## flow/run.sh

```bash
#!/bin/bash
# the make line also repeats each setting of config.mk as NAME=value (left out here)
make -C /OpenROAD-flow-scripts/flow DESIGN_CONFIG=/design/flow/config.mk WORK_HOME=/design/flow/orfs CLKGATE_MAP_FILE= finish
```

## flow/config.mk

```make
export PLATFORM = sky130hd
export DESIGN_NAME = muldiv
export DESIGN_NICKNAME = muldiv
export VERILOG_FILES = /design/flow/design.v
export SDC_FILE = /design/flow/constraint.sdc
export NUM_CORES = 4
export LEC_CHECK = 0
export CAP_MARGIN = 10
export CELL_PAD_IN_SITES_GLOBAL_PLACEMENT = 2
export CORE_MARGIN = 3
export CORE_UTILIZATION = 42
export CTS_CLUSTER_SIZE = 93
export PLACE_DENSITY = 0.78
export SETUP_SLACK_MARGIN = 1.18
export SLEW_MARGIN = 20
export TNS_END_PERCENT = 70
```

## flow/constraint.sdc

```tcl
create_clock -name core_clock -period 5.83 [get_ports {clk_i}]
set_input_delay 1.1660 -clock core_clock [delete_from_list [all_inputs] [get_ports {clk_i}]]
set_output_delay 1.1660 -clock core_clock [all_outputs]
set_load 0.01 [all_outputs]
```

## flow/design.v

```verilog
`timescale 1ns / 1ps 
`timescale 1ns / 1ps
 `timescale 1ns / 1ps 
module muldiv#(parameter XLEN = 32)
(
    input                   clk_i,
    input                   rst_i,
    input  [XLEN-1 : 0]     a_i,
    input  [XLEN-1 : 0]     b_i,
    input                   req_i,
    input  [ 2 : 0]         operation_sel_i,
    output reg [XLEN-1 : 0] muldiv_result_o,
    output reg              ready_o
);
function [XLEN-1 : 0] abs;
    input [XLEN-1 : 0] num;
    abs = num[XLEN-1] ? -num : num;
endfunction
wire operation_mul, operation_mulh, operation_mulhsu, operation_mulhu,
     operation_div, operation_divu, operation_rem, operation_remu;
assign operation_mul = (operation_sel_i == 3'b000);
assign operation_mulh = (operation_sel_i == 3'b001);
assign operation_mulhsu = (operation_sel_i == 3'b010);
assign operation_mulhu = (operation_sel_i == 3'b011);
assign operation_div = (operation_sel_i == 3'b100);
assign operation_divu = (operation_sel_i == 3'b101);
assign operation_rem = (operation_sel_i == 3'b110);
assign operation_remu = (operation_sel_i == 3'b111);
wire is_divider, is_a_zero, is_b_zero,
     is_a_neg, is_b_neg, signed_adjust, mul_overflow;
assign is_divider = operation_sel_i[2];
assign is_a_zero = (a_i == 32'b0);
assign is_b_zero = (b_i == 32'b0);
assign is_a_neg  = a_i[31] & (operation_mulh | operation_mulhsu | operation_div | operation_rem);
assign is_b_neg  = b_i[31] & (operation_mulh | operation_div | operation_rem);
assign signed_adjust = is_a_neg ^ is_b_neg;
assign mul_overflow   = (is_a_neg & (a_i[30: 0] == 31'b0));
wire [XLEN-1 : 0] op_a, op_b;
assign op_a = ( | is_a_neg)? abs(a_i) : a_i;
assign op_b = ( | is_b_neg)? abs(b_i) : b_i;
wire              is_calc_done;
reg  [XLEN-1 : 0] reg32;
reg  [XLEN*2 : 0] result;        
reg  [ 5 : 0]     cnt;
reg  [XLEN-1 : 0]   op_a_r, op_b_r;
reg  [XLEN*2-1 : 0] fast_result, mul0, mul1;
reg  [ 1 : 0]       fast_mul_counter;
assign is_calc_done = !(operation_mul | operation_mulh | operation_mulhsu |
                        operation_mulhu)? ~|cnt : & fast_mul_counter;
wire [XLEN-1 : 0] mull, mulh, quotient, remainder;
assign mull = result[31 : 0];
assign mulh = result[63 : 32];
assign quotient = result[31 : 0];
assign remainder = result[64 : 33];
localparam S_IDLE        = 3'b000,
           S_CALC        = 3'b001,
           S_SIGN_ADJUST = 3'b010,
           S_DONE        = 3'b011,
           S_STALL       = 3'b100;
reg [2 : 0] S, S_nxt;
always @(posedge clk_i)
begin
    if (rst_i)
        S <= S_IDLE;
    else
        S <= S_nxt;
end
always @(*)
begin
    case (S)
        S_IDLE:
            S_nxt = (req_i)? (is_a_zero | is_b_zero)? S_DONE : S_CALC : S_IDLE;
        S_CALC:
            S_nxt = (is_calc_done)? S_SIGN_ADJUST : S_CALC;
        S_SIGN_ADJUST:
            S_nxt = S_DONE;
        S_DONE:
            S_nxt = S_IDLE;
        default:
            S_nxt = S_IDLE;
    endcase
end
wire mul_add = result[0];
wire div_sub = (result[63: 32] >= reg32);
wire [32 : 0] adder_opa, adder_opb;
assign adder_opa = is_divider ? -reg32 : reg32;
assign adder_opb = result[63: 32];
wire [32 : 0] adder_tmp = adder_opa + adder_opb;
wire [64 : 0] result_tmp = {adder_tmp, result[31: 0]};
always @(posedge clk_i)
begin
    if (rst_i || ((S == S_IDLE) & req_i)) begin
        fast_result <= 32'b0;
        fast_mul_counter <= 2'b0; 
    end
    else begin
        op_a_r <= op_a;
        op_b_r <= op_b;
        mul0 <= op_a_r * op_b_r;
        mul1 <= mul0;
        fast_result <= mul1;
        fast_mul_counter <= (& fast_mul_counter)? fast_mul_counter : fast_mul_counter + 1;
    end
end
always @(posedge clk_i)
begin
    if ( (S == S_IDLE) & req_i)
    begin
        if (is_divider)
        begin                        
            if (is_b_zero)
            begin                    
                result[64: 33] <= a_i;
                result[32]  <= 1'b0;
                result[31: 0] <= {32{1'b1}};
            end
            else
            begin
                cnt <= 'd32;
                reg32 <= op_b;
                result <= {1'b0, 32'b0, op_a};   
            end
        end
        else
        begin                        
            if (is_a_zero | is_b_zero)
            begin
                result <= 65'b0;
            end
            else
            begin
                cnt <= 'd31;
                reg32 <= op_a;
                result <= {1'b0, 32'b0, op_b};   
            end
        end
    end
    else if (S == S_CALC)
    begin
        cnt <= cnt - 'd1;
        if (is_divider)
        begin
            result <= (div_sub)? {result_tmp[63 : 0], 1'b1} : {result[63 : 0], 1'b0};
        end
        else
        begin
            result <= (mul_add)? {1'b0, result_tmp[64 : 1]} : {1'b0, result[64 : 1]};
        end
    end
    else if (S == S_SIGN_ADJUST)
    begin
        if (is_divider)
        begin
            result[64: 33] <= (is_a_neg)? -remainder : remainder;
            result[31: 0] <= (signed_adjust)? -quotient : quotient;
        end
        else
        begin
            result <= (operation_mulh | operation_mulhu)? (signed_adjust)? -fast_result : fast_result
                    : (operation_mulhsu)? (is_a_neg)? -fast_result : fast_result : fast_result;
        end
    end
end
always @(posedge clk_i)
begin
    if (S == S_DONE || S == S_STALL)
        ready_o <= 1;
    else
        ready_o <= 0;
end
always @(posedge clk_i)
begin
    if (S == S_DONE)
        muldiv_result_o <= ( {32{operation_mul}} & mull)
                      | ( {32{operation_mulh | operation_mulhsu | operation_mulhu}} & mulh)
                      | ( {32{operation_div | operation_divu}} & quotient)
                      | ( {32{operation_rem | operation_remu}} & remainder)
                      ;
    else
        muldiv_result_o <= muldiv_result_o;
end
endmodule
```

==> impl_metrics.py, run 1 <==
# Synthesis and PnR figures
metrics = {
    "finish": {
        "fillers": 12300,
        "design_area_mm2": 0.0673,
        "finalNonFillerCells": 8190,
        "combGateArea_mm2": 0.0418,
        "final-seq-area_mm2": 0.0112,
        "areaGrowthSynthToFinish_pct": 19.4,
        "finalNetCount": 7695,
    },
    "sta": {
        "max_freq_ghz": 0.132,
        "drv_slew": 0,
        "clock-skew-final_ns": 0.0563,
        "grt_setup_unrepaired": "true",
        "fin_crit_sh_pct": 130,
        "fin_hold_ws_ns": 0.412,
        "slew-limit-headroom_pct": 16.8,
        "period_needed_ns": 7.59,
        "setup_ws_ns": -1.76,
        "finalHoldViolCount": 0,
        "worst_slew_pin_slew_ns": 1.24,
        "finalSetupViolCount": 52,
    },
    "critical_path": {
        "cp_num_cells": 27,
        "cpMaxStageDelayCell": "fa_1",
        "crit_path_frequent_cell": "fa_1",
        "rr_endpoint": "mul0[63]",
        "crit_buf_inv": 7,
        "reg2reg_from": "op_a_r[14]",
        "cp_data_required_time_ns": 6.18,
        "cp-start-kind": "flop",
        "startpoint": "op_a_r[14]",
        "crit_end": "mul0[63]",
        "critPathCaptureType": "flop",
        "critPathTopFamily": "adder cells",
        "worstSetupPathType": "flop to flop",
        "worst_path_largest_cell_delay_ns": 0.61,
        "reg2reg_setup_slack_ns": -1.76,
        "rr_worst_depth": 27,
        "crit_fanout": 7,
        "arrival_ns": 7.94,
    },
    "synthesis": {
        "aoi_share_pct": 8.73,
        "ys_seq_share_pct": 19.9,
        "synth.logic.top_family": "adder cells",
        "ys.flop_type": "edfxtp_1",
        "xor_share_pct": 4.52,
        "synth_warnings": 1,
        "synth_cells": 6006,
        "yosys-stat-cells": 6006,
        "ys.flops": 398,
        "yosys-top-cells-count": "960 x inv_1, 897 x fa_1, 680 x nand2_1, 648 x and2_1, 337 x clkbuf_1",
        "yosys_area_mm2": 0.0564,
        "simple_gate_share_pct": 16.6,
        "yosysTopAreaCell": "fa_1",
        "ys_types": 81,
        "ys_sh_adder_pct": 39.3,
        "most_common_cell": "inv_1",
        "synth_top_area_share_pct": 31.9,
        "edf_count": 326,
        "syn-num-nets": 7309,
        "ys_sh_mux_pct": 2.04,
        "area_leaders": "fa_1 32%, edfxtp_1 17%, ha_1 7.5%",
        "synth.avg_cell_area_um2": 9.38,
        "synthArstFlopShare_pct": 0,
        "netlist_area_mm2": 0.0564,
    },
    "routing": {
        "first_pass_iters": 5,
        "num_vias": 44200,
        "wl_per_cell_um": 22.7,
        "drt_wl_total_um": 186000,
        "vias_per_cell": 5.40,
        "antenna_left": 0,
        "drc_errors": 0,
        "drt_first_iter_violations": 3306,
    },
    "run": {
        "warnings": 31,
        "drv_cap": 0,
    },
    "placed_design": {
        "gp_congestion": 0.935,
        "port-buffer-count": 102,
        "place_ws_ns": -2.14,
        "dp_cells": 7992,
        "dpl.hpwl_um": 148000,
        "placed_cell_area_mm2": 0.0628,
    },
    "global_routing": {
        "grt_overflow": 0,
        "track_usage_pct": 27.2,
        "grt_pass1_wl_um": 286000,
        "busiest_layer": "met2",
        "antenna_found_initial": 10,
        "grtUsageMet2_pct": 45.2,
        "gr-usage-met3_pct": 3.67,
        "grt_pass1_vias": 46100,
        "use_met1_pct": 37.1,
        "grt_max_degree": 83,
    },
    "cts": {
        "cts_sinks": 398,
        "clk_pin_slew_ns": 0.06,
        "cts_made_buffers": 46,
        "clockBufferDepth": 3,
        "htreeDepth": 2,
        "root_buffer": "clkbuf_16",
        "clk_latency_ns": 0.63,
        "cts_tree": "built",
    },
    "floorplanning": {
        "die_w_um": 372,
        "rows": 133,
        "die_h_um": 372,
        "core_area_mm2": 0.132,
        "floorplan.core_util_pct": 42.6,
        "die-area_mm2": 0.139,
        "pin_count": 103,
    },
    "min_path": {
        "hp-start": "mul0[61]",
        "min_path_cells": 0,
        "hold_class": "flop to flop",
        "holdPathEnd": "mul1[61]",
    },
    "outcome": {
        "violations": "setup timing",
        "outcome": "failed layout checks",
    },
}
routing by layer:
metal / routed length (um) / up-vias
met5: 54 / -
met4: 6540 / 8
met3: 11300 / 317
met2: 88500 / 1458
met1: 79700 / 22600
li1: - / 19900
per-stage QoR:
step,utilization [%],TNS (ns)
after detailed placement,47.5,-75.39
after global placement,47.5,-74.53
after CTS,50.0,-62.87
final,50.9,-65.09
after global routing,50.8,-76.54
after floorplan,-,-45.41
cell type report:
type	instances	area share, %
Antenna cell	5	0.0186
Multi-Input combinational cell	4278	62.2
Timing Repair Buffer	704	10.1
Clock buffer	59	1.95
Sequential cell	398	16.7
Clock inverter	27	0.400
Tap cell	1755	3.26
Inverter	964	5.38
repair_timing:
item,4_1_cts,5_1_grt
pin swaps,179,106
resized,310,139
cloned,3,2
hold buffers,0,0
setup buffers,53,49
endpoints found under the setup margin,77,106
==> run 2, diff against run 1 <==
ABC_AREA = 0   (was default)
CAP_MARGIN = 20   (was 10)
CELL_PAD_IN_SITES_GLOBAL_PLACEMENT = default   (was 2)
CORE_MARGIN = 2   (was 3)
CORE_UTILIZATION = 72   (was 42)
CTS_CLUSTER_DIAMETER = 333   (was default)
CTS_CLUSTER_SIZE = 98   (was 93)
PLACE_DENSITY = 0.4   (was 0.78)
SETUP_SLACK_MARGIN = 0.69   (was 1.18)
TNS_END_PERCENT = default   (was 70)
clock period = 3.85 ns   (was 5.83 ns; I/O delays follow)
==> run 2 against run 1 <==
The flow now stops in global routing. Die area down 42%. Area after synthesis unchanged. Synthesized cell count stayed put.
==> impl_metrics.py, run 2 <==
# Physical implementation metrics
metrics = {
    "outcome": {
        "outcome": "stopped before the end",
        "failing_step": "global routing",
        "tool.error": "[ERROR GRT-0232] Routing congestion too high. Check the congestion heatmap in the GUI.",
    },
    "synthesis": {
        "yosys_area_mm2": 0.0564,
        "simple_gate_share_pct": 16.6,
        "aoi_share_pct": 8.73,
        "synthArstFlopShare_pct": 0,
        "synth_top_area_share_pct": 31.9,
        "yosys-stat-cells": 6006,
        "ys_seq_share_pct": 19.9,
        "synth_cells": 6006,
        "synth.logic.top_family": "adder cells",
        "edf_count": 326,
        "ys.flops": 398,
        "ys_sh_mux_pct": 2.04,
        "ys.flop_type": "edfxtp_1",
        "area_leaders": "fa_1 32%, edfxtp_1 17%, ha_1 7.5%",
        "synth_warnings": 1,
        "ys_sh_adder_pct": 39.3,
        "netlist_area_mm2": 0.0564,
        "yosysTopAreaCell": "fa_1",
        "most_common_cell": "inv_1",
        "syn-num-nets": 7309,
        "xor_share_pct": 4.52,
        "ys_types": 81,
        "synth.avg_cell_area_um2": 9.38,
        "yosys-top-cells-count": "960 x inv_1, 897 x fa_1, 680 x nand2_1, 648 x and2_1, 337 x clkbuf_1",
    },
    "placed_design": {
        "dpl.hpwl_um": 154000,
        "gp_congestion": 1.02,
        "port-buffer-count": 102,
        "place_ws_ns": -3.86,
    },
    "cts": {
        "clockBufferDepth": 3,
        "cts_made_buffers": 8,
        "htreeDepth": 1,
        "ctsHoldBuffers": 0,
        "cts_sinks": 398,
        "root_buffer": "clkbuf_16",
    },
    "global_routing": {
        "grt_overflow": 18,
        "track_usage_pct": 60.1,
    },
    "floorplanning": {
        "floorplan.core_util_pct": 72.8,
        "die-area_mm2": 0.0805,
        "die_w_um": 284,
        "die_h_um": 284,
        "core_area_mm2": 0.0775,
        "rows": 102,
        "pin_count": 103,
    },
}
run 2: routing by layer:
metal  track usage [%]  GRT overflow
met1              64.3             0
met3              30.9             0
met5              10.4             0
met2              85.5            10
met4              54.4             8
run 2: what timing repair did:
action / in CTS
buffers inserted: 20
endpoints found under the setup margin: 174
resized: 144
cloned: 2
pin swaps: 85
run 2: stage by stage:
step	TNS [ns]	cell area, um^2	std cells	util (%)
floorplan	-148.69	57500	6006	-
global placement	-206.60	64900	7571	83.7
detailed placement	-220.45	64900	7571	83.7
CTS	-188.00	66000	7605	85.2
==> run 3, diff against run 2 <==
ABC_AREA = default   (was 0)
CELL_PAD_IN_SITES_DETAIL_PLACEMENT = 2   (was default)
CELL_PAD_IN_SITES_GLOBAL_PLACEMENT = 2   (was default)
CORE_MARGIN = 8   (was 2)
CORE_UTILIZATION = 58   (was 72)
CTS_CLUSTER_DIAMETER = 359   (was 333)
CTS_CLUSTER_SIZE = 88   (was 98)
GPL_ROUTABILITY_DRIVEN = 0   (was default)
GPL_TIMING_DRIVEN = 0   (was default)
MAX_ROUTING_LAYER = met4   (was default)
PLACE_DENSITY = 0.6   (was 0.4)
SETUP_SLACK_MARGIN = 1.2   (was 0.69)
SLEW_MARGIN = 15   (was 20)
TNS_END_PERCENT = 85   (was default)
clock period = 8.5 ns   (was 3.85 ns; I/O delays follow)
==> run 3 against run 2 <==
The run fails in detailed placement. Die area grew 33%. Area after synthesis stayed put. Synthesized cell count is the same.
==> impl_metrics.py, run 3 <==
# Physical implementation metrics
metrics = {
    "synthesis": {
        "synth_top_area_share_pct": 31.9,
        "ys.flop_type": "edfxtp_1",
        "ys.flops": 398,
        "area_leaders": "fa_1 32%, edfxtp_1 17%, ha_1 7.5%",
        "synth_warnings": 1,
        "yosysTopAreaCell": "fa_1",
        "yosys-stat-cells": 6006,
        "ys_sh_adder_pct": 39.3,
        "simple_gate_share_pct": 16.6,
        "synthArstFlopShare_pct": 0,
        "synth.logic.top_family": "adder cells",
        "netlist_area_mm2": 0.0564,
        "synth_cells": 6006,
        "aoi_share_pct": 8.73,
        "yosys-top-cells-count": "960 x inv_1, 897 x fa_1, 680 x nand2_1, 648 x and2_1, 337 x clkbuf_1",
        "ys_seq_share_pct": 19.9,
        "ys_types": 81,
        "most_common_cell": "inv_1",
        "ys_sh_mux_pct": 2.04,
        "syn-num-nets": 7309,
        "xor_share_pct": 4.52,
        "edf_count": 326,
        "synth.avg_cell_area_um2": 9.38,
        "yosys_area_mm2": 0.0564,
    },
    "floorplanning": {
        "die_w_um": 328,
        "floorplan.core_util_pct": 58.4,
        "pin_count": 103,
        "core_area_mm2": 0.0966,
        "die-area_mm2": 0.107,
        "rows": 114,
        "die_h_um": 328,
    },
    "outcome": {
        "tool.error": "[ERROR DPL-0033] detailed placement checks failed during check placement.",
        "failing_step": "detailed placement",
        "outcome": "stopped before the end",
    },
    "placed_design": {
        "port-buffer-count": 100,
    },
}
## run 3: through the flow
step                    setup TNS [ns]  hold WS (ns)
after floorplan                      0         0.400
after global placement          -21.63         0.402
==> run 4, diff against run 3 <==
CAP_MARGIN = 5   (was 20)
CELL_PAD_IN_SITES_DETAIL_PLACEMENT = 1   (was 2)
CELL_PAD_IN_SITES_GLOBAL_PLACEMENT = default   (was 2)
CORE_MARGIN = 2   (was 8)
CORE_UTILIZATION = 40   (was 58)
CTS_CLUSTER_DIAMETER = default   (was 359)
CTS_CLUSTER_SIZE = default   (was 88)
GPL_TIMING_DRIVEN = default   (was 0)
HOLD_SLACK_MARGIN = 0.06   (was default)
MAX_ROUTING_LAYER = default   (was met4)
PLACE_DENSITY = default   (was 0.6)
SETUP_SLACK_MARGIN = default   (was 1.2)
SLEW_MARGIN = 20   (was 15)
TNS_END_PERCENT = default   (was 85)
clock period = 10.8 ns   (was 8.5 ns; I/O delays follow)
==> run 4 against run 3 <==
The run now finishes clean. Area after synthesis is the same. Synthesized cell count did not move. Die area grew 34%.
==> impl_metrics.py, run 4 <==
# Synthesis and PnR figures
metrics = {
    "outcome": {
        "outcome": "finished clean",
    },
    "synthesis": {
        "ys_seq_share_pct": 19.9,
        "most_common_cell": "inv_1",
        "synth.logic.top_family": "adder cells",
        "yosys_area_mm2": 0.0564,
        "synthArstFlopShare_pct": 0,
        "yosys-top-cells-count": "960 x inv_1, 897 x fa_1, 680 x nand2_1, 648 x and2_1, 337 x clkbuf_1",
        "simple_gate_share_pct": 16.6,
        "synth_warnings": 1,
        "area_leaders": "fa_1 32%, edfxtp_1 17%, ha_1 7.5%",
        "xor_share_pct": 4.52,
        "syn-num-nets": 7309,
        "yosysTopAreaCell": "fa_1",
        "synth.avg_cell_area_um2": 9.38,
        "synth_cells": 6006,
        "netlist_area_mm2": 0.0564,
        "synth_top_area_share_pct": 31.9,
        "edf_count": 326,
        "ys.flops": 398,
        "ys.flop_type": "edfxtp_1",
        "ys_types": 81,
        "ys_sh_mux_pct": 2.04,
        "ys_sh_adder_pct": 39.3,
        "yosys-stat-cells": 6006,
        "aoi_share_pct": 8.73,
    },
    "critical_path": {
        "crit_fanout": 32,
        "reg2reg_from": "op_b_r[3]",
        "cp_data_required_time_ns": 11.14,
        "crit_buf_inv": 6,
        "cp_num_cells": 25,
        "crit_end": "mul0[45]",
        "reg2reg_setup_slack_ns": 1.74,
        "worst_path_largest_cell_delay_ns": 1.08,
        "critPathTopFamily": "adder cells",
        "arrival_ns": 9.41,
        "cpMaxStageDelayCell": "edfxtp_1",
        "rr_endpoint": "mul0[45]",
        "cp-start-kind": "flop",
        "worstSetupPathType": "flop to flop",
        "rr_worst_depth": 25,
        "critPathCaptureType": "flop",
        "crit_path_frequent_cell": "fa_1",
        "startpoint": "op_b_r[3]",
    },
    "global_routing": {
        "track_usage_pct": 26.7,
        "grt_pass1_vias": 48500,
        "grt_max_degree": 188,
        "antenna_found_initial": 7,
        "grt_pass1_wl_um": 292000,
        "grt_overflow": 0,
    },
    "cts": {
        "post_cts_resize_count": 0,
        "clk_pin_slew_ns": 0.07,
        "htreeDepth": 2,
        "cts_sinks": 398,
        "clk_latency_ns": 0.62,
        "cts_setup_buffers": 0,
        "cts_made_buffers": 47,
        "root_buffer": "clkbuf_16",
        "clockBufferDepth": 3,
        "ctsHoldBuffers": 0,
        "cts_tree": "built",
    },
    "sta": {
        "fin_hold_ws_ns": 0.419,
        "setup_ws_ns": 1.74,
        "finalSetupViolCount": 0,
        "grt_setup_unrepaired": "false",
        "worst_slew_pin_slew_ns": 1.19,
        "finalHoldViolCount": 0,
        "max_freq_ghz": 0.110,
        "clock-skew-final_ns": 0.0418,
        "drv_slew": 0,
        "period_needed_ns": 9.06,
        "slew-limit-headroom_pct": 20.4,
        "fin_crit_sh_pct": 83.9,
        "setup_tns_ns": 0,
    },
    "routing": {
        "vias_per_cell": 5.66,
        "wl_per_cell_um": 24.5,
        "drc_errors": 0,
        "drt_first_iter_violations": 3831,
        "drt_wl_total_um": 191000,
        "antenna_left": 0,
        "first_pass_iters": 6,
        "num_vias": 44100,
    },
    "finish": {
        "finalNetCount": 7190,
        "areaGrowthSynthToFinish_pct": 7.76,
        "combGateArea_mm2": 0.0402,
        "fillers": 15800,
        "finalNonFillerCells": 7803,
        "final-seq-area_mm2": 0.0112,
    },
    "placed_design": {
        "dpl.hpwl_um": 148000,
        "port-buffer-count": 102,
        "place_ws_ns": 1.89,
        "dp_cells": 7712,
    },
    "floorplanning": {
        "die_w_um": 379,
        "die-area_mm2": 0.144,
        "floorplan.core_util_pct": 40.3,
        "pin_count": 103,
        "core_area_mm2": 0.140,
        "rows": 137,
        "die_h_um": 379,
    },
    "min_path": {
        "hold_class": "flop to flop",
        "holdPathEnd": "mul1[61]",
        "min_path_cells": 0,
        "hp-start": "mul0[61]",
    },
    "run": {
        "drv_cap": 0,
        "warnings": 31,
    },
}
==> run 4: area by class of cell <==
cell class / instances / share of cell area (%)
clock buffer: 69 / 2.28
inverter: 964 / 5.96
multi-input combinational: 4278 / 66.2
antenna: 1 / 0.00412
sequential: 398 / 18.5
timing repair buffer: 198 / 2.93
tap: 1876 / 3.86
clock inverter: 19 / 0.297
==> run 4: routing by layer <==
metal / global-route usage [%] / vias up / part of all wire (%)
met1: 33.5 / 22800 / 38
li1: - / 18800 / -
met2: 44.6 / 1941 / 47
met5: 0 / - / 0.0063
met4: 15.2 / 2 / 6.7
met3: 3.45 / 532 / 7.4
==> run 4: per-stage QoR <==
stage	cell area, um^2	utilization (%)
5_1_grt	60700	43.5
2_1_floorplan	56400	-
3_3_place_gp	59100	42.3
4_1_cts	60700	43.5
6_report	60700	43.5
3_5_place_dp	59100	42.3
==> run 5, diff against run 4 <==
CAP_MARGIN = 10   (was 5)
CELL_PAD_IN_SITES_DETAIL_PLACEMENT = default   (was 1)
CORE_UTILIZATION = 72   (was 40)
GPL_ROUTABILITY_DRIVEN = default   (was 0)
HOLD_SLACK_MARGIN = default   (was 0.06)
SETUP_SLACK_MARGIN = 0.93   (was default)
SLEW_MARGIN = 30   (was 20)
clock period = 6.95 ns   (was 10.8 ns; I/O delays follow)
==> run 5 against run 4 <==
First-iteration DRC count grew 54%. Flip-flop count did not move. Highest routed layer unchanged. The layout now fails its checks (setup timing). Critical endpoint is now mul0[51]. Global-route usage up 18 points. Die area fell by 44%. Via count rose by 7.1%. Clock-buffer cell count shrank 8. Core utilization grew 41 points.
==> impl_metrics.py, run 5 <==
# Synthesis and PnR figures
metrics = {
    "critical_path": {
        "reg2reg_from": "op_b_r[2]",
        "startpoint": "op_b_r[2]",
        "crit_fanout": 17,
        "reg2reg_setup_slack_ns": -0.83,
        "cpMaxStageDelayCell": "fa_2",
        "crit_path_cell_trace": "buf_12 -> buf_4 -> and2_4 -> fa_1 -> inv_1 -> fa_1 -> fa_1 -> fa_1 -> inv_1 -> fa_1 -> fa_2 -> fa_1 -> fa_1 -> ha_4 -> nand4_1 -> nor4_4 -> buf_4 -> nand3_1 -> o21ai_4 -> buf_4 -> buf_6 -> nand2_1 -> a21oi_2 -> xor2_1",
        "cp-start-kind": "flop",
        "cp_data_required_time_ns": 7.37,
        "worstSetupPathType": "flop to flop",
        "critPathTopFamily": "adder cells",
        "crit_path_frequent_cell": "fa_1",
        "critPathCaptureType": "flop",
        "arrival_ns": 8.20,
        "worst_path_largest_cell_delay_ns": 0.59,
        "crit_end": "mul0[51]",
        "cp_num_cells": 24,
        "crit_buf_inv": 7,
        "rr_endpoint": "mul0[51]",
        "rr_worst_depth": 24,
    },
    "sta": {
        "period_needed_ns": 7.78,
        "worst_slew_pin_slew_ns": 1.11,
        "drv_slew": 0,
        "slew-limit-headroom_pct": 25.3,
        "clock-skew-final_ns": 0.0482,
        "max_freq_ghz": 0.129,
        "finalSetupViolCount": 40,
        "grt_setup_unrepaired": "true",
        "setup_ws_ns": -0.831,
        "finalHoldViolCount": 0,
        "setup_tns_ns": -19.50,
        "fin_crit_sh_pct": 112,
    },
    "routing": {
        "dr.max_layer_used": "met5",
        "drc_errors": 0,
        "wl_met2_um": 83900,
        "vias_per_cell": 6.42,
        "first_pass_iters": 7,
        "routed-wl-met3_um": 21600,
        "drt_wl_total_um": 184000,
        "drt-met1-wl_um": 61600,
        "wl_per_cell_um": 25.0,
        "antenna_left": 0,
        "num_vias": 47300,
        "drt_first_iter_violations": 5887,
    },
    "outcome": {
        "violations": "setup timing",
        "outcome": "failed layout checks",
    },
    "floorplanning": {
        "pin_count": 103,
        "rows": 102,
        "die_w_um": 284,
        "die-area_mm2": 0.0805,
        "core_area_mm2": 0.0775,
        "die_h_um": 284,
        "floorplan.core_util_pct": 72.8,
    },
    "synthesis": {
        "ys_types": 81,
        "syn-num-nets": 7309,
        "ys.flops": 398,
        "most_common_cell": "inv_1",
        "synth.logic.top_family": "adder cells",
        "yosys-stat-cells": 6006,
        "aoi_share_pct": 8.73,
        "yosys-top-cells-count": "960 x inv_1, 897 x fa_1, 680 x nand2_1, 648 x and2_1, 337 x clkbuf_1",
        "synth_cells": 6006,
        "ys_sh_adder_pct": 39.3,
        "simple_gate_share_pct": 16.6,
        "yosysTopAreaCell": "fa_1",
        "netlist_area_mm2": 0.0564,
        "ys_sh_mux_pct": 2.04,
        "ys.flop_type": "edfxtp_1",
        "synth_warnings": 1,
        "synthArstFlopShare_pct": 0,
        "synth_top_area_share_pct": 31.9,
        "ys_seq_share_pct": 19.9,
        "xor_share_pct": 4.52,
        "edf_count": 326,
        "yosys_area_mm2": 0.0564,
        "area_leaders": "fa_1 32%, edfxtp_1 17%, ha_1 7.5%",
        "synth.avg_cell_area_um2": 9.38,
    },
    "min_path": {
        "hold_class": "flop to flop",
        "holdPathEnd": "fast_result[25]",
        "hp-start": "mul1[25]",
        "min_path_cells": 1,
    },
    "global_routing": {
        "antenna_found_initial": 5,
        "grt_pass1_vias": 48100,
        "track_usage_pct": 44.4,
        "grt_pass1_wl_um": 272000,
        "grt_max_degree": 152,
        "grt_overflow": 0,
    },
    "cts": {
        "cts_sinks": 398,
        "clockBufferDepth": 3,
        "htreeDepth": 2,
        "cts_tree": "built",
        "ctsHoldBuffers": 0,
        "clk_pin_slew_ns": 0.07,
        "root_buffer": "clkbuf_16",
        "clk_latency_ns": 0.62,
        "cts_made_buffers": 43,
    },
    "placed_design": {
        "dp_cells": 7203,
        "gp_congestion": 1.04,
        "place_ws_ns": -0.642,
        "dpl.hpwl_um": 136000,
        "port-buffer-count": 102,
    },
    "run": {
        "warnings": 39,
        "drv_cap": 0,
    },
    "finish": {
        "finalNetCount": 7593,
        "final_core_util_pct": 84.0,
        "finalNonFillerCells": 7370,
        "areaGrowthSynthToFinish_pct": 15.5,
    },
}
[run 5: layout make-up]
type	count	area, um^2
Tap cell	1040	1300
Fill cell	4258	12400
Inverter	964	3620
Clock inverter	19	211
Antenna cell	5	12.5
Multi-Input combinational cell	4278	41400
Sequential cell	398	11200
Timing Repair Buffer	605	6030
Clock buffer	61	1320
[run 5: timing repair]
item                                   CTS  global route
endpoints found under the hold margin    0             0
resized                                124           115
setup endpoints to repair               53            54
pin swaps                               94            46
setup buffers                           42            33
gates cloned                             3             4
[run 5: metal layers]
| layer | up-vias | global-route usage (%) |
|---|---|---|
| met5 | - | 0 |
| met4 | 2 | 29.8 |
| met3 | 1039 | 9.38 |
| met2 | 3506 | 70.6 |
| met1 | 23100 | 55.0 |
| li1 | 19700 | - |
[run 5: metrics by stage]
stage | hold slack [ns] | instance area, um^2
floorplan | 0.400 | 56900
global placement | 0.400 | 61600
detailed placement | 0.405 | 61700
CTS | 0.405 | 64100
global route | 0.418 | 65100
finish | 0.396 | 65100
==> run 6, diff against run 5 <==
ABC_AREA = 1   (was default)
CELL_PAD_IN_SITES_DETAIL_PLACEMENT = 0   (was default)
CELL_PAD_IN_SITES_GLOBAL_PLACEMENT = 1   (was default)
CORE_MARGIN = 3   (was 2)
CORE_UTILIZATION = 42   (was 72)
CTS_CLUSTER_SIZE = 93   (was default)
HOLD_SLACK_MARGIN = -0.04   (was default)
PLACE_DENSITY = 0.78   (was default)
SETUP_SLACK_MARGIN = -0.15   (was 0.93)
SLEW_MARGIN = 20   (was 30)
TNS_END_PERCENT = 40   (was default)
clock period = 5.83 ns   (was 6.95 ns; I/O delays follow)
==> run 6 against run 5 <==
Flip-flop count is the same. Worst hold slack gained 0.022 ns. First-iteration DRC count shrank 23%. Final cell count grew 42%. Die area grew 85%. Highest routed layer unchanged. Still fails the layout checks on setup timing.
==> impl_metrics.py, run 6 <==
# Synthesis and PnR figures
metrics = {
    "critical_path": {
        "critPathTopFamily": "adder cells",
        "crit_end": "mul0[60]",
        "reg2reg_setup_slack_ns": -1.02,
        "cp-start-kind": "flop",
        "crit_fanout": 7,
        "worst_path_largest_cell_delay_ns": 0.60,
        "cpMaxStageDelayCell": "fa_1",
        "cp_num_cells": 28,
        "rr_worst_depth": 28,
        "crit_buf_inv": 10,
        "critPathCaptureType": "flop",
        "startpoint": "op_a_r[13]",
        "cp_data_required_time_ns": 6.23,
        "arrival_ns": 7.26,
        "crit_path_frequent_cell": "fa_1",
        "rr_endpoint": "mul0[60]",
        "worstSetupPathType": "flop to flop",
        "reg2reg_from": "op_a_r[13]",
    },
    "synthesis": {
        "synth.logic.top_family": "adder cells",
        "synth_warnings": 1,
        "ys_types": 55,
        "simple_gate_share_pct": 21.9,
        "edf_count": 326,
        "most_common_cell": "nand2_1",
        "ys_sh_mux_pct": 0,
        "synth.avg_cell_area_um2": 7.50,
        "ys.flops": 398,
        "yosysTopAreaCell": "fa_1",
        "yosys-top-cells-count": "2177 x nand2_1, 2046 x inv_1, 897 x fa_1, 544 x nor2_1, 384 x nand3_1",
        "area_leaders": "fa_1 30%, edfxtp_1 16%, nand2_1 13%",
        "synth_cells": 8083,
        "syn-num-nets": 9386,
        "yosys-stat-cells": 8083,
        "yosys_area_mm2": 0.0606,
        "xor_share_pct": 2.39,
        "synthArstFlopShare_pct": 0,
        "ys.flop_type": "edfxtp_1",
        "ys_sh_adder_pct": 36.6,
        "netlist_area_mm2": 0.0606,
        "synth_top_area_share_pct": 29.6,
        "ys_seq_share_pct": 18.5,
        "aoi_share_pct": 5.87,
    },
    "sta": {
        "drv_slew": 0,
        "finalSetupViolCount": 54,
        "fin_crit_sh_pct": 118,
        "setup_ws_ns": -1.02,
        "max_freq_ghz": 0.146,
        "finalHoldViolCount": 0,
        "grt_setup_unrepaired": "true",
        "worst_slew_pin_slew_ns": 1.26,
        "clock-skew-final_ns": 0.0539,
        "period_needed_ns": 6.85,
        "slew-limit-headroom_pct": 15.5,
    },
    "routing": {
        "drt_wl_total_um": 230000,
        "vias_per_cell": 5.21,
        "first_pass_iters": 6,
        "drt-met1-wl_um": 87300,
        "drc_errors": 0,
        "routed-wl-met3_um": 13700,
        "drt_first_iter_violations": 4537,
        "dr.max_layer_used": "met5",
        "num_vias": 54600,
        "wl_per_cell_um": 22.0,
        "wl_met2_um": 113000,
        "antenna_left": 0,
    },
    "global_routing": {
        "grt_overflow": 0,
        "antenna_found_initial": 8,
        "grt_max_degree": 124,
        "grt_pass1_vias": 55500,
        "track_usage_pct": 31.0,
        "grt_pass1_wl_um": 345000,
    },
    "outcome": {
        "violations": "setup timing",
        "outcome": "failed layout checks",
    },
    "floorplanning": {
        "rows": 138,
        "core_area_mm2": 0.142,
        "pin_count": 103,
        "die-area_mm2": 0.149,
        "floorplan.core_util_pct": 42.5,
        "die_h_um": 386,
        "die_w_um": 386,
    },
    "cts": {
        "cts_made_buffers": 48,
        "clk_pin_slew_ns": 0.07,
        "clockBufferDepth": 3,
        "clk_latency_ns": 0.65,
        "cts_tree": "built",
        "root_buffer": "clkbuf_16",
        "ctsHoldBuffers": 0,
        "cts_sinks": 398,
        "htreeDepth": 2,
    },
    "min_path": {
        "hold_class": "flop to flop",
        "holdPathEnd": "mul1[4]",
        "hp-start": "mul0[4]",
        "min_path_cells": 0,
    },
    "placed_design": {
        "place_ws_ns": -1.30,
        "dpl.hpwl_um": 192000,
        "dp_cells": 10300,
        "gp_congestion": 1.02,
        "port-buffer-count": 102,
    },
    "run": {
        "warnings": 35,
        "drv_cap": 0,
    },
    "finish": {
        "finalNetCount": 9841,
        "finalNonFillerCells": 10500,
        "areaGrowthSynthToFinish_pct": 19.7,
    },
}
-- run 6: per-stage QoR --
step / cell area (um^2) / hold slack [ns] / TNS (ns) / utilization, %
after global placement: 68100 / 0.403 / -54.84 / 47.8
after detailed placement: 68100 / 0.406 / -56.37 / 47.8
after CTS: 71200 / 0.419 / -45.74 / 50.0
final: 72500 / 0.418 / -44.83 / 50.9
after global routing: 72500 / 0.425 / -53.85 / 50.9
after floorplan: 60600 / 0.400 / -23.00 / -
-- run 6: final cells by class --
type | count | area [um^2]
Clock inverter | 29 | 403
Fill cell | 13900 | 69900
Timing Repair Buffer | 706 | 6960
Tap cell | 1890 | 2360
Antenna cell | 6 | 15.0
Inverter | 2060 | 7750
Clock buffer | 60 | 1350
Multi-Input combinational cell | 5324 | 42400
Sequential cell | 398 | 11200
-- run 6: metal layers --
layer / vias to the layer above / global-route usage (%)
met5: - / 0
met4: 2 / 18.3
met3: 642 / 3.46
met2: 2071 / 53.5
met1: 26800 / 37.2
li1: 25000 / -
-- run 6: repair_timing --
item | CTS | global route
resized | 275 | 304
cloned | 3 | 1
setup buffers | 26 | 22
setup endpoints to repair | 54 | 54
pin swaps | 83 | 122
==> run 7, diff against run 6 <==
ABC_AREA = default   (was 1)
CELL_PAD_IN_SITES_DETAIL_PLACEMENT = default   (was 0)
CELL_PAD_IN_SITES_GLOBAL_PLACEMENT = default   (was 1)
CORE_MARGIN = 2   (was 3)
CORE_UTILIZATION = 72   (was 42)
CTS_CLUSTER_SIZE = default   (was 93)
HOLD_SLACK_MARGIN = 0.3   (was -0.04)
PLACE_DENSITY = default   (was 0.78)
SETUP_SLACK_MARGIN = 0.88   (was -0.15)
SLEW_MARGIN = 30   (was 20)
TNS_END_PERCENT = default   (was 40)
clock period = 6.44 ns   (was 5.83 ns; I/O delays follow)
==> run 7 against run 6 <==
The layout still fails its checks (setup timing). First-iteration DRC count up 28%. Non-clock buffer count down 54. Setup slack worse by 0.21 ns. Maximum frequency down 11%. Routed wire length down 20%. Clock skew down 0.018 ns. Critical endpoint is now mul0[59].
==> impl_metrics.py, run 7 <==
# Synthesis and PnR figures
metrics = {
    "outcome": {
        "outcome": "failed layout checks",
        "violations": "setup timing",
    },
    "synthesis": {
        "area_leaders": "fa_1 32%, edfxtp_1 17%, ha_1 7.5%",
        "synth.avg_cell_area_um2": 9.38,
        "synth_top_area_share_pct": 31.9,
        "ys_types": 81,
        "synth_cells": 6006,
        "yosys-top-cells-count": "960 x inv_1, 897 x fa_1, 680 x nand2_1, 648 x and2_1, 337 x clkbuf_1",
        "ys.flops": 398,
        "synth_warnings": 1,
        "ys_seq_share_pct": 19.9,
        "yosys_area_mm2": 0.0564,
        "synth.logic.top_family": "adder cells",
        "edf_count": 326,
        "yosysTopAreaCell": "fa_1",
        "xor_share_pct": 4.52,
        "most_common_cell": "inv_1",
        "simple_gate_share_pct": 16.6,
        "netlist_area_mm2": 0.0564,
        "yosys-stat-cells": 6006,
        "ys_sh_adder_pct": 39.3,
        "ys_sh_mux_pct": 2.04,
        "aoi_share_pct": 8.73,
        "syn-num-nets": 7309,
        "synthArstFlopShare_pct": 0,
        "ys.flop_type": "edfxtp_1",
    },
    "critical_path": {
        "rr_worst_depth": 23,
        "rr_endpoint": "mul0[59]",
        "crit_path_frequent_cell": "fa_1",
        "critPathTopFamily": "adder cells",
        "cp_num_cells": 23,
        "crit_fanout": 7,
        "cp-start-kind": "flop",
        "crit_end": "mul0[59]",
        "crit_path_cell_trace": "buf_12 -> buf_4 -> and2_1 -> fa_1 -> inv_1 -> fa_1 -> fa_1 -> fa_1 -> inv_1 -> fa_1 -> fa_1 -> fa_1 -> fa_1 -> ha_1 -> nand4_1 -> or4_4 -> a21o_1 -> and2_4 -> o21ai_4 -> a311o_1 -> a31oi_2 -> buf_4 -> xnor2_2",
        "cpMaxStageDelayCell": "fa_1",
        "crit_buf_inv": 5,
        "worstSetupPathType": "flop to flop",
        "critPathCaptureType": "flop",
        "reg2reg_from": "op_b_r[3]",
        "arrival_ns": 7.99,
        "startpoint": "op_b_r[3]",
        "cp_data_required_time_ns": 6.76,
        "worst_path_largest_cell_delay_ns": 0.69,
        "reg2reg_setup_slack_ns": -1.23,
    },
    "routing": {
        "drt_first_iter_violations": 5819,
        "antenna_left": 0,
        "vias_per_cell": 6.39,
        "drt_wl_total_um": 184000,
        "drc_errors": 0,
        "wl_per_cell_um": 24.8,
        "first_pass_iters": 6,
        "num_vias": 47300,
    },
    "finish": {
        "areaGrowthSynthToFinish_pct": 16.1,
        "finalNonFillerCells": 7411,
        "final_core_util_pct": 84.4,
        "fillers": 4298,
        "finalNetCount": 7640,
    },
    "floorplanning": {
        "core_area_mm2": 0.0775,
        "pin_count": 103,
        "rows": 102,
        "die_w_um": 284,
        "die_h_um": 284,
        "die-area_mm2": 0.0805,
        "floorplan.core_util_pct": 72.8,
    },
    "sta": {
        "period_needed_ns": 7.67,
        "drv_slew": 0,
        "worst_slew_pin_slew_ns": 1.15,
        "slew-limit-headroom_pct": 23.0,
        "grt_setup_unrepaired": "true",
        "finalHoldViolCount": 0,
        "max_freq_ghz": 0.130,
        "clock-skew-final_ns": 0.0363,
        "finalSetupViolCount": 52,
        "fin_crit_sh_pct": 119,
        "setup_ws_ns": -1.23,
    },
    "cts": {
        "htreeDepth": 2,
        "cts_made_buffers": 43,
        "clockBufferDepth": 3,
        "clk_latency_ns": 0.59,
        "ctsHoldBuffers": 0,
        "cts_sinks": 398,
        "cts_tree": "built",
        "root_buffer": "clkbuf_16",
        "clk_pin_slew_ns": 0.07,
    },
    "global_routing": {
        "track_usage_pct": 44.1,
        "antenna_found_initial": 3,
        "grt_pass1_wl_um": 272000,
        "grt_pass1_vias": 48700,
        "grt_max_degree": 145,
        "grt_overflow": 0,
    },
    "placed_design": {
        "gp_congestion": 1.07,
        "dp_cells": 7253,
        "dpl.hpwl_um": 136000,
        "port-buffer-count": 102,
    },
    "run": {
        "warnings": 40,
        "drv_cap": 0,
    },
    "min_path": {
        "holdPathEnd": "mul1[13]",
        "hp-start": "mul0[13]",
        "hold_class": "flop to flop",
        "min_path_cells": 0,
    },
}
run 7: metrics by stage:
stage	cell area [um^2]	setup TNS (ns)	setup slack, ns	hold WS, ns
detailed placement	62100	-33.59	-1.21	0.405
floorplan	56900	-8.96	-0.657	0.400
global route	65400	-47.09	-1.40	0.420
global placement	62100	-29.13	-1.05	0.401
finish	65400	-40.97	-1.23	0.416
CTS	64300	-26.99	-0.981	0.416
run 7: repair_timing:
action | CTS | global route
gates resized | 108 | 148
gates cloned | 1 | 4
endpoints found under the setup margin | 55 | 62
pin swaps | 65 | 93
buffers inserted | 35 | 37
run 7: layer usage:
metal  vias to the layer above  wire, um  GRT usage [%]
met2                      3331     83400           69.6
met4                         0     18000           32.0
met3                      1113     21200           9.31
li1                      19800         -              -
met5                         -         0              0
met1                     23100     61200           54.2
run 7: final cells by class:
class                      instances  area [um^2]  share of cell area, %
multi-input combinational       4278        41500                   63.4
sequential                       398        11200                   17.2
timing repair buffer             652         6360                   9.72
inverter                         964         3620                   5.53
tap                             1040         1300                   1.99
clock buffer                      59         1170                   1.78
clock inverter                    18          243                  0.371
antenna                            2         5.00                0.00765
==> run 8, diff against run 7 <==
CAP_MARGIN = 5   (was 10)
CTS_CLUSTER_DIAMETER = 27   (was default)
CTS_CLUSTER_SIZE = 35   (was default)
HOLD_SLACK_MARGIN = default   (was 0.3)
MAX_ROUTING_LAYER = met4   (was default)
PLACE_DENSITY = 0.66   (was default)
SETUP_SLACK_MARGIN = 1.98   (was 0.88)
SLEW_MARGIN = 20   (was 30)
clock period = 7.06 ns   (was 6.44 ns; I/O delays follow)
==> run 8 against run 7 <==
Fails layout checks on capacitance limit, slew limit, setup timing. Synthesized cell count is the same. Design area grew 3.8%. Largest cell class unchanged.
==> impl_metrics.py, run 8 <==
# Synthesis and PnR figures
metrics = {
    "critical_path": {
        "cpMaxStageDelayCell": "fa_1",
        "startpoint": "op_a_r[12]",
        "crit_end": "mul0[45]",
        "reg2reg_setup_slack_ns": -1.34,
        "cp_num_cells": 24,
        "reg2reg_from": "op_a_r[12]",
        "cp_data_required_time_ns": 7.58,
        "arrival_ns": 8.92,
        "worstSetupPathType": "flop to flop",
        "crit_buf_inv": 7,
        "critPathTopFamily": "adder cells",
        "cp-start-kind": "flop",
        "worst_path_largest_cell_delay_ns": 0.88,
        "critPathCaptureType": "flop",
        "rr_worst_depth": 24,
        "crit_path_frequent_cell": "fa_1",
        "crit_path_cell_trace": "buf_6 -> buf_12 -> buf_6 -> and2_1 -> fa_1 -> fa_1 -> inv_1 -> fa_1 -> fa_1 -> inv_1 -> fa_1 -> fa_1 -> fa_1 -> fa_1 -> ha_4 -> buf_4 -> buf_4 -> nand4_1 -> o21ai_0 -> o21bai_4 -> nand3_4 -> o41ai_4 -> a221o_1 -> xor2_1",
        "crit_fanout": 4,
        "rr_endpoint": "mul0[45]",
    },
    "sta": {
        "setup_tns_ns": -39.91,
        "slew-limit-headroom_pct": -43.2,
        "finalHoldViolCount": 0,
        "period_needed_ns": 8.40,
        "worst_slew_pin_slew_ns": 2.14,
        "clock-skew-final_ns": 0.0822,
        "grt_setup_unrepaired": "true",
        "drv_slew": 11,
        "fin_hold_ws_ns": 0.419,
        "max_freq_ghz": 0.119,
        "finalSetupViolCount": 44,
        "setup_ws_ns": -1.34,
        "fin_crit_sh_pct": 119,
    },
    "synthesis": {
        "netlist_area_mm2": 0.0564,
        "syn-num-nets": 7309,
        "aoi_share_pct": 8.73,
        "synth_warnings": 1,
        "simple_gate_share_pct": 16.6,
        "yosys-top-cells-count": "960 x inv_1, 897 x fa_1, 680 x nand2_1, 648 x and2_1, 337 x clkbuf_1",
        "most_common_cell": "inv_1",
        "synth_cells": 6006,
        "ys_sh_adder_pct": 39.3,
        "ys.flop_type": "edfxtp_1",
        "yosys_area_mm2": 0.0564,
        "ys_seq_share_pct": 19.9,
        "synth_top_area_share_pct": 31.9,
        "yosys-stat-cells": 6006,
        "ys_types": 81,
        "area_leaders": "fa_1 32%, edfxtp_1 17%, ha_1 7.5%",
        "synth.avg_cell_area_um2": 9.38,
        "ys_sh_mux_pct": 2.04,
        "edf_count": 326,
        "yosysTopAreaCell": "fa_1",
        "synthArstFlopShare_pct": 0,
        "ys.flops": 398,
        "xor_share_pct": 4.52,
        "synth.logic.top_family": "adder cells",
    },
    "floorplanning": {
        "die_h_um": 284,
        "rows": 102,
        "floorplan.core_util_pct": 72.8,
        "pin_count": 103,
        "die-area_mm2": 0.0805,
        "die_w_um": 284,
        "core_area_mm2": 0.0775,
    },
    "placed_design": {
        "dp_cells": 7203,
        "gp_congestion": 1.03,
        "port-buffer-count": 102,
        "place_ws_ns": -0.613,
        "dpl.hpwl_um": 140000,
    },
    "cts": {
        "clockBufferDepth": 3,
        "cts_sinks": 398,
        "cts_made_buffers": 87,
        "ctsHoldBuffers": 0,
        "clk_latency_ns": 0.69,
        "htreeDepth": 3,
        "cts_tree": "built",
        "root_buffer": "clkbuf_16",
        "clk_pin_slew_ns": 0.05,
    },
    "global_routing": {
        "track_usage_pct": 53.1,
        "grt_max_degree": 138,
        "grt_pass1_vias": 53100,
        "grt_pass1_wl_um": 311000,
        "grt_overflow": 0,
        "antenna_found_initial": 23,
    },
    "routing": {
        "num_vias": 52600,
        "vias_per_cell": 6.98,
        "drt_first_iter_violations": 9270,
        "antenna_left": 0,
        "first_pass_iters": 13,
        "drt_wl_total_um": 228000,
        "drc_errors": 0,
        "wl_per_cell_um": 30.2,
    },
    "min_path": {
        "hp-start": "mul0[54]",
        "min_path_cells": 0,
        "hold_class": "flop to flop",
        "holdPathEnd": "mul1[54]",
    },
    "finish": {
        "finalNetCount": 7689,
        "areaGrowthSynthToFinish_pct": 20.5,
        "finalNonFillerCells": 7545,
    },
    "outcome": {
        "outcome": "failed layout checks",
        "violations": "capacitance limit, slew limit, setup timing",
    },
    "run": {
        "warnings": 37,
        "drv_cap": 2,
    },
}
run 8: what timing repair did:
item                                    CTS  global route
endpoints found under the setup margin   65           121
gates cloned                              5             2
pin swaps                               105           102
gates resized                           218           172
setup buffers                            74            53
run 8: metrics by stage:
step,util [%],area (um^2)
after floorplan,-,56900
after global placement,79.6,61700
after detailed placement,79.6,61700
after CTS,85.9,66600
after global routing,87.6,67900
final,87.7,67900
run 8: metal layers:
layer	part of all wire, %	up-vias	track usage, %
li1	-	19900	-
met1	30	24600	58.9
met2	42	5556	78.2
met3	16	2535	17.8
met4	12	0	42.8
met5	0	-	-
run 8: cell type report:
cell class / instances / area [um^2]
inverter: 964 / 3620
antenna: 44 / 110
timing repair buffer: 656 / 6510
fill: 3485 / 9550
clock buffer: 104 / 2320
sequential: 398 / 11200
multi-input combinational: 4279 / 42000
tap: 1040 / 1300
clock inverter: 60 / 802
==> run 9, diff against run 8 <==
CAP_MARGIN = 10   (was 5)
CTS_CLUSTER_DIAMETER = default   (was 27)
CTS_CLUSTER_SIZE = default   (was 35)
MAX_ROUTING_LAYER = default   (was met4)
PLACE_DENSITY = default   (was 0.66)
SETUP_SLACK_MARGIN = -0.47   (was 1.98)
SLEW_MARGIN = 30   (was 20)
clock period = 6.44 ns   (was 7.06 ns; I/O delays follow)
==> run 9 against run 8 <==
Core utilization shrank 4.8 points. Highest routed layer is now met5. The layout fails its checks (setup timing). Maximum frequency is 11% higher. Non-clock buffer count decreased by 62. Flip-flop count stayed put. Sequential share of layout area rose by 0.96 points. Register-to-register slack improved by 0.19 ns. Global-route usage fell by 9.0 points. Die area is the same. Clock skew fell by 0.044 ns.
==> impl_metrics.py, run 9 <==
# Synthesis and PnR figures
metrics = {
    "placed_design": {
        "placed_cell_area_mm2": 0.0617,
        "dpl.hpwl_um": 138000,
        "port-buffer-count": 102,
        "gp_congestion": 1.05,
        "place_ws_ns": -1.38,
    },
    "run": {
        "drv_cap": 0,
        "warnings": 36,
    },
    "synthesis": {
        "area_leaders": "fa_1 32%, edfxtp_1 17%, ha_1 7.5%",
        "simple_gate_share_pct": 16.6,
        "synth.avg_cell_area_um2": 9.38,
        "edf_count": 326,
        "yosys-top-cells-count": "960 x inv_1, 897 x fa_1, 680 x nand2_1, 648 x and2_1, 337 x clkbuf_1",
        "ys_seq_share_pct": 19.9,
        "ys_sh_adder_pct": 39.3,
        "yosys_area_mm2": 0.0564,
        "most_common_cell": "inv_1",
        "synthArstFlopShare_pct": 0,
        "netlist_area_mm2": 0.0564,
        "aoi_share_pct": 8.73,
        "synth_warnings": 1,
        "ys.flops": 398,
        "synth_cells": 6006,
        "syn-num-nets": 7309,
        "yosys-stat-cells": 6006,
        "xor_share_pct": 4.52,
        "synth_top_area_share_pct": 31.9,
        "synth.logic.top_family": "adder cells",
        "ys_sh_mux_pct": 2.04,
        "ys_types": 81,
        "ys.flop_type": "edfxtp_1",
        "yosysTopAreaCell": "fa_1",
    },
    "finish": {
        "final-seq-area_mm2": 0.0112,
        "design_area_mm2": 0.0642,
        "finalNetCount": 7582,
        "combGateArea_mm2": 0.0409,
        "areaGrowthSynthToFinish_pct": 13.9,
        "fillers": 4543,
        "final_core_util_pct": 82.9,
    },
    "critical_path": {
        "worstSetupPathType": "flop to flop",
        "critPathCaptureType": "flop",
        "cp_data_required_time_ns": 6.79,
        "reg2reg_from": "op_b_r[10]",
        "critPathTopFamily": "adder cells",
        "startpoint": "op_b_r[10]",
        "rr_endpoint": "mul0[63]",
        "crit_path_frequent_cell": "fa_1",
        "cpMaxStageDelayCell": "fa_1",
        "crit_end": "mul0[63]",
        "cp_num_cells": 25,
        "crit_fanout": 7,
        "rr_worst_depth": 25,
        "crit_buf_inv": 5,
        "arrival_ns": 7.94,
        "reg2reg_setup_slack_ns": -1.15,
        "cp-start-kind": "flop",
        "worst_path_largest_cell_delay_ns": 0.57,
    },
    "cts": {
        "clk_pin_slew_ns": 0.07,
        "clockBufferDepth": 3,
        "cts_tree": "built",
        "clk_latency_ns": 0.62,
        "root_buffer": "clkbuf_16",
        "htreeDepth": 2,
        "ctsHoldBuffers": 0,
        "cts_made_buffers": 43,
        "cts_sinks": 398,
    },
    "sta": {
        "finalSetupViolCount": 52,
        "period_needed_ns": 7.59,
        "setup_ws_ns": -1.15,
        "max_freq_ghz": 0.132,
        "grt_setup_unrepaired": "true",
        "worst_slew_pin_slew_ns": 1.08,
        "fin_hold_ws_ns": 0.418,
        "clock-skew-final_ns": 0.0382,
        "fin_crit_sh_pct": 118,
        "finalHoldViolCount": 0,
        "slew-limit-headroom_pct": 27.9,
        "drv_slew": 0,
    },
    "global_routing": {
        "grt_pass1_vias": 47600,
        "gr-usage-met3_pct": 10.2,
        "busiest_layer": "met2",
        "grtUsageMet2_pct": 69.3,
        "track_usage_pct": 44.1,
        "grt_max_degree": 206,
        "grt_overflow": 0,
        "grt_pass1_wl_um": 271000,
        "antenna_found_initial": 7,
        "use_met1_pct": 56.0,
    },
    "floorplanning": {
        "die_h_um": 284,
        "die_w_um": 284,
        "pin_count": 103,
        "floorplan.core_util_pct": 72.8,
        "die-area_mm2": 0.0805,
        "rows": 102,
        "core_area_mm2": 0.0775,
    },
    "outcome": {
        "violations": "setup timing",
        "outcome": "failed layout checks",
    },
    "min_path": {
        "hold_class": "flop to flop",
        "min_path_cells": 0,
        "holdPathEnd": "mul1[15]",
        "hp-start": "mul0[15]",
    },
    "routing": {
        "drt_first_iter_violations": 5703,
        "vias_per_cell": 6.32,
        "antenna_left": 0,
        "drt_wl_total_um": 178000,
        "num_vias": 46500,
        "first_pass_iters": 11,
        "wl_per_cell_um": 24.2,
        "drc_errors": 0,
    },
}
run 9: through the flow:
step	cells	TNS, ns
2_1_floorplan	6006	-11.78
3_3_place_gp	7236	-37.39
3_5_place_dp	7236	-42.04
4_1_cts	7336	-32.33
5_1_grt	7354	-46.40
6_report	7356	-37.73
run 9: layer usage:
layer	up-vias	routed length [um]
met5	-	26
met4	4	14800
met3	909	20900
met2	3217	81300
met1	22700	61300
li1	19600	-
run 9: timing repair:
action,4_1_cts,5_1_grt
buffers inserted,24,21
resized,86,73
setup endpoints to repair,40,44
cloned,1,1
pin swaps,35,55
run 9: final cells by class:
class / count / share of cell area, %
antenna: 2 / 0.00779
tap: 1040 / 2.03
sequential: 398 / 17.5
clock buffer: 56 / 1.88
inverter: 964 / 5.64
clock inverter: 24 / 0.366
timing repair buffer: 594 / 8.86
multi-input combinational: 4278 / 63.7
==> run 10, diff against run 9 <==
CAP_MARGIN = 20   (was 10)
CTS_CLUSTER_SIZE = 36   (was default)
PLACE_DENSITY = 0.78   (was default)
SETUP_SLACK_MARGIN = -0.46   (was -0.47)
SLEW_MARGIN = 20   (was 30)
clock period = 6.9 ns   (was 6.44 ns; I/O delays follow)
==> run 10 against run 9 <==
Still fails the layout checks on setup timing. Final cell count decreased by 0.14%. Via count decreased by 0.23%. Routed wire length increased by 0.50%. Area after synthesis unchanged. Design area decreased by 0.30%. Largest cell class unchanged.
==> impl_metrics.py, run 10 <==
# Synthesis and PnR figures
metrics = {
    "global_routing": {
        "grt_pass1_wl_um": 273000,
        "gr-usage-met3_pct": 9.45,
        "grt_pass1_vias": 48400,
        "busiest_layer": "met2",
        "track_usage_pct": 44.4,
        "grt_overflow": 0,
        "antenna_found_initial": 4,
        "use_met1_pct": 55.4,
        "grt_max_degree": 142,
        "grtUsageMet2_pct": 70.0,
    },
    "sta": {
        "setup_tns_ns": -19.27,
        "slew-limit-headroom_pct": 17.7,
        "drv_slew": 0,
        "clock-skew-final_ns": 0.0553,
        "worst_slew_pin_slew_ns": 1.23,
        "fin_crit_sh_pct": 111,
        "finalHoldViolCount": 0,
        "fin_hold_ws_ns": 0.401,
        "period_needed_ns": 7.66,
        "setup_ws_ns": -0.762,
        "finalSetupViolCount": 42,
        "grt_setup_unrepaired": "true",
        "max_freq_ghz": 0.131,
    },
    "placed_design": {
        "dp_cells": 7220,
        "dpl.hpwl_um": 137000,
        "gp_congestion": 1.02,
        "port-buffer-count": 102,
    },
    "synthesis": {
        "aoi_share_pct": 8.73,
        "yosys_area_mm2": 0.0564,
        "ys_sh_adder_pct": 39.3,
        "yosysTopAreaCell": "fa_1",
        "netlist_area_mm2": 0.0564,
        "ys.flops": 398,
        "syn-num-nets": 7309,
        "simple_gate_share_pct": 16.6,
        "synth_cells": 6006,
        "most_common_cell": "inv_1",
        "synth.logic.top_family": "adder cells",
        "ys_seq_share_pct": 19.9,
        "xor_share_pct": 4.52,
        "edf_count": 326,
        "area_leaders": "fa_1 32%, edfxtp_1 17%, ha_1 7.5%",
        "yosys-top-cells-count": "960 x inv_1, 897 x fa_1, 680 x nand2_1, 648 x and2_1, 337 x clkbuf_1",
        "ys.flop_type": "edfxtp_1",
        "synth.avg_cell_area_um2": 9.38,
        "synth_top_area_share_pct": 31.9,
        "ys_types": 81,
        "yosys-stat-cells": 6006,
        "ys_sh_mux_pct": 2.04,
        "synthArstFlopShare_pct": 0,
        "synth_warnings": 1,
    },
    "critical_path": {
        "crit_buf_inv": 4,
        "crit_fanout": 15,
        "rr_endpoint": "mul0[63]",
        "cp_num_cells": 24,
        "crit_path_cell_trace": "buf_8 -> buf_6 -> and2_1 -> fa_1 -> inv_1 -> fa_1 -> inv_1 -> fa_1 -> fa_1 -> fa_1 -> fa_1 -> fa_1 -> fa_1 -> ha_1 -> nand4_1 -> nor3_2 -> a22oi_2 -> o2111a_1 -> o21a_1 -> o21ai_4 -> a311o_1 -> a31oi_2 -> o21ai_2 -> xnor2_1",
        "arrival_ns": 8.02,
        "cp_data_required_time_ns": 7.25,
        "cpMaxStageDelayCell": "fa_1",
        "crit_path_frequent_cell": "fa_1",
        "rr_worst_depth": 24,
        "critPathCaptureType": "flop",
        "reg2reg_from": "op_a_r[14]",
        "crit_end": "mul0[63]",
        "cp-start-kind": "flop",
        "startpoint": "op_a_r[14]",
        "worst_path_largest_cell_delay_ns": 0.59,
        "worstSetupPathType": "flop to flop",
        "critPathTopFamily": "adder cells",
        "reg2reg_setup_slack_ns": -0.76,
    },
    "min_path": {
        "hold_class": "flop to flop",
        "holdPathEnd": "mul1[15]",
        "hp-start": "mul0[15]",
        "min_path_cells": 0,
    },
    "routing": {
        "antenna_left": 0,
        "first_pass_iters": 8,
        "vias_per_cell": 6.31,
        "drt_wl_total_um": 179000,
        "drc_errors": 0,
        "wl_per_cell_um": 24.4,
        "num_vias": 46400,
        "drt_first_iter_violations": 5269,
    },
    "outcome": {
        "outcome": "failed layout checks",
        "violations": "setup timing",
    },
    "floorplanning": {
        "die_h_um": 284,
        "pin_count": 103,
        "die-area_mm2": 0.0805,
        "floorplan.core_util_pct": 72.8,
        "rows": 102,
        "core_area_mm2": 0.0775,
        "die_w_um": 284,
    },
    "cts": {
        "clk_pin_slew_ns": 0.07,
        "cts_tree": "built",
        "cts_sinks": 398,
        "cts_made_buffers": 43,
        "htreeDepth": 2,
        "root_buffer": "clkbuf_16",
        "ctsHoldBuffers": 0,
        "clockBufferDepth": 3,
        "clk_latency_ns": 0.62,
    },
    "finish": {
        "finalNonFillerCells": 7346,
        "areaGrowthSynthToFinish_pct": 13.6,
        "finalNetCount": 7573,
    },
    "run": {
        "drv_cap": 0,
        "warnings": 36,
    },
}
## run 10: layer usage
metal	share of wire, %	up-vias
met5	0.037	-
met4	8.8	6
met2	46	3168
met1	34	22700
met3	11	922
li1	-	19600
## run 10: stage by stage
stage / cell area [um^2] / worst slack, ns / util (%)
after detailed placement: 61300 / -0.963 / 79.1
after global routing: 64000 / -0.920 / 82.6
final: 64000 / -0.762 / 82.6
after global placement: 61300 / -0.806 / 79.1
after floorplan: 56400 / -0.455 / -
after CTS: 63400 / -0.572 / 81.9
## run 10: final cells by class
class / count / area, um^2
Tap cell: 1040 / 1300
Timing Repair Buffer: 585 / 5380
Inverter: 964 / 3620
Clock inverter: 23 / 220
Antenna cell: 1 / 2.50
Clock buffer: 57 / 1280
Sequential cell: 398 / 11200
Multi-Input combinational cell: 4278 / 41000
Fill cell: 4573 / 13500
## run 10: what timing repair did
action | in CTS | in global routing
pin swaps | 49 | 86
cloned | 1 | 0
gates resized | 91 | 101
buffers inserted | 41 | 23
setup endpoints to repair | 27 | 38
